v59:
==> flow/design.v (excerpt) <==
module AuctionSearch(
  input         clock,
  input         reset,
  output        io_rewardIn_0_ready,
  input         io_rewardIn_0_valid,
  input  [7:0]  io_rewardIn_0_reward,
  input  [10:0] io_rewardIn_0_idx,
  input         io_rewardIn_0_last,
  output [10:0] io_agentIdx_0,
  input  [7:0]  io_price_0,
  output        io_rewardIn_1_ready,
  input         io_rewardIn_1_valid,
  input  [7:0]  io_rewardIn_1_reward,
  input  [10:0] io_rewardIn_1_idx,
  output [10:0] io_agentIdx_1,
  input  [7:0]  io_price_1,
  output        io_rewardIn_2_ready,
  input         io_rewardIn_2_valid,
  input  [7:0]  io_rewardIn_2_reward,
  input  [10:0] io_rewardIn_2_idx,
  output [10:0] io_agentIdx_2,
  input  [7:0]  io_price_2,
  output        io_rewardIn_3_ready,
  input         io_rewardIn_3_valid,
  input  [7:0]  io_rewardIn_3_reward,
  input  [10:0] io_rewardIn_3_idx,
  output [10:0] io_agentIdx_3,
  input  [7:0]  io_price_3,
  output        io_rewardIn_4_ready,
  input         io_rewardIn_4_valid,
  input  [7:0]  io_rewardIn_4_reward,
  input  [10:0] io_rewardIn_4_idx,
  output [10:0] io_agentIdx_4,
  input  [7:0]  io_price_4,
  output        io_rewardIn_5_ready,
  input         io_rewardIn_5_valid,
  input  [7:0]  io_rewardIn_5_reward,
  input  [10:0] io_rewardIn_5_idx,
  output [10:0] io_agentIdx_5,
  input  [7:0]  io_price_5,
  output        io_rewardIn_6_ready,
  input         io_rewardIn_6_valid,
  input  [7:0]  io_rewardIn_6_reward,
  input  [10:0] io_rewardIn_6_idx,
  output [10:0] io_agentIdx_6,
  input  [7:0]  io_price_6,
  output        io_rewardIn_7_ready,
  input         io_rewardIn_7_valid,
  input  [7:0]  io_rewardIn_7_reward,
  input  [10:0] io_rewardIn_7_idx,
  output [10:0] io_agentIdx_7,
  input  [7:0]  io_price_7,
  input         io_resultOut_ready,
  output        io_resultOut_valid,
  output [10:0] io_resultOut_winner,
  output [7:0]  io_resultOut_bid
);
  wire        pe0_valid;
  wire [7:0]  pe0_benefit;
  wire [7:0]  pe0_oldPrice;
  wire [10:0] pe0_id;
  wire        pe0_last;
  ...
For scale: roughly 6,100 cells after synthesis, roughly 48,000 µm² of cells after synthesis.
make LEC_CHECK=0 CAP_MARGIN=5 CELL_PAD_IN_SITES_GLOBAL_PLACEMENT=2 CORE_ASPECT_RATIO=1.8 CORE_MARGIN=10 CORE_UTILIZATION=60 GPL_TIMING_DRIVEN=1 HOLD_SLACK_MARGIN=0.18 MAX_ROUTING_LAYER=met4 SETUP_SLACK_MARGIN=0.48 SLEW_MARGIN=20 finish   # period 2.7 ns
run.sh (not shown) runs the stock make flow with config.mk's settings and CLKGATE_MAP_FILE=.
No final results exist for v59, since it was stopped by error GPL-0301 during global placement without I/O (3_1_place_gp_skip_io).
Modified inputs, v31 compared to v59
==> flow/config.mk <==
export PLATFORM = sky130hd
export DESIGN_NAME = AuctionSearch
export DESIGN_NICKNAME = AuctionSearch
export VERILOG_FILES = /design/flow/design.v
export SDC_FILE = /design/flow/constraint.sdc
export NUM_CORES = 4
export LEC_CHECK = 0
export ABC_AREA = 1
export CAP_MARGIN = 20
export CORE_MARGIN = 2
export CORE_UTILIZATION = 68
export PLACE_DENSITY = 0.6
export SLEW_MARGIN = 20
==> flow/constraint.sdc <==
create_clock -name core_clock -period 3.25 [get_ports {clock}]
set_input_delay 0.6500 -clock core_clock [delete_from_list [all_inputs] [get_ports {clock}]]
set_output_delay 0.6500 -clock core_clock [all_outputs]
set_load 0.01 [all_outputs]
Results
- No stage failed in v31, and the final checks on the layout all came back clean.
- Between v31 and v59, the cell count in the Yosys report is lower for v59.
- The sequential area share after synthesis in v31 sits 2.3 points below the value recorded for v59.
- Looking at total standard cell area after synthesis across v31 and v59, the one that comes out lower is v59.
- v59 → v31: die outline area now smaller; mean area per synthesized cell moved down; chip area estimate from yosys synthesis went up 5.9%; core area now sits lower.
- Cmp v31 and v59 / multiplexer share of the synthesized area / higher: v59
- v59 vs v31, combinational family with the most area after synthesis: AND-OR/OR-AND gates vs simple AND/OR/NAND/NOR gates
For v7, these inputs were changed with respect to v31:
-- flow/config.mk --
<<< v31, line 11
export CORE_UTILIZATION = 68
>>> v7, line 11
export CORE_UTILIZATION = 72
export CTS_CLUSTER_DIAMETER = 249
==> flow/constraint.sdc <==
create_clock -name core_clock -period 2.72 [get_ports {clock}]
set_input_delay 0.5440 -clock core_clock [delete_from_list [all_inputs] [get_ports {clock}]]
set_output_delay 0.5440 -clock core_clock [all_outputs]
set_load 0.01 [all_outputs]
--- outcome ---
- STATUS run=v7 STAGES=ALL_DONE FINAL_CHECKS=FAILED CAUSE=negative setup slack
- Vias: v7 above v31
- Area added between synthesis and finish for v7: 7.4 points up relative to v31
- Going from v31 to v7, worst hold slack went down, final period utilization shows an increase of 5.0 points, detailed-route wire length saw an increase, total die size now smaller.
- The sequential share of layout area of v7 falls short of that of v31 by 1.9 points.
- Relative to v31, the final cell area reported for v7 is higher.
- Sort v7 and v31 by count of antenna diodes in the layout, descending, and v7 comes first.
[inputs] v23 vs v7
-- flow/config.mk --
<<< v7, line 13
>>> v23, line 13
export MAX_ROUTING_LAYER = met4
<<< v7, line 14
>>> v23, line 15
export SETUP_SLACK_MARGIN = -0.16
==> flow/constraint.sdc <==
create_clock -name core_clock -period 2.19 [get_ports {clock}]
set_input_delay 0.4380 -clock core_clock [delete_from_list [all_inputs] [get_ports {clock}]]
set_output_delay 0.4380 -clock core_clock [all_outputs]
set_load 0.01 [all_outputs]
## What came out
- Going from v7 to v23, number of instances resized during post-cts repair grows by 472.
- Delta (v23 minus v7): sequential fraction of the synthesis area shows no meaningful change, synthesized-area fraction occupied by and/or/nand/nor cells did not really move, share of synthesized registers carrying an async set or reset about even, number of cells after detailed placement has increased, detailed placer's ending HPWL went up by about 3%.
- v23 did not finish; a tool error ended it in global routing (5_1_grt).
- Relative to v7, number of buffers added for setup after CTS has increased by 20 in v23.
- Core area: v7 vs v23 — no meaningful difference
- Worst slack after detailed placement deteriorates in v23 relative to v7.
- Changes observed in v23 relative to v7: instance area at placement +about 3.7%, area of the mapped netlist now sits at about the same level.
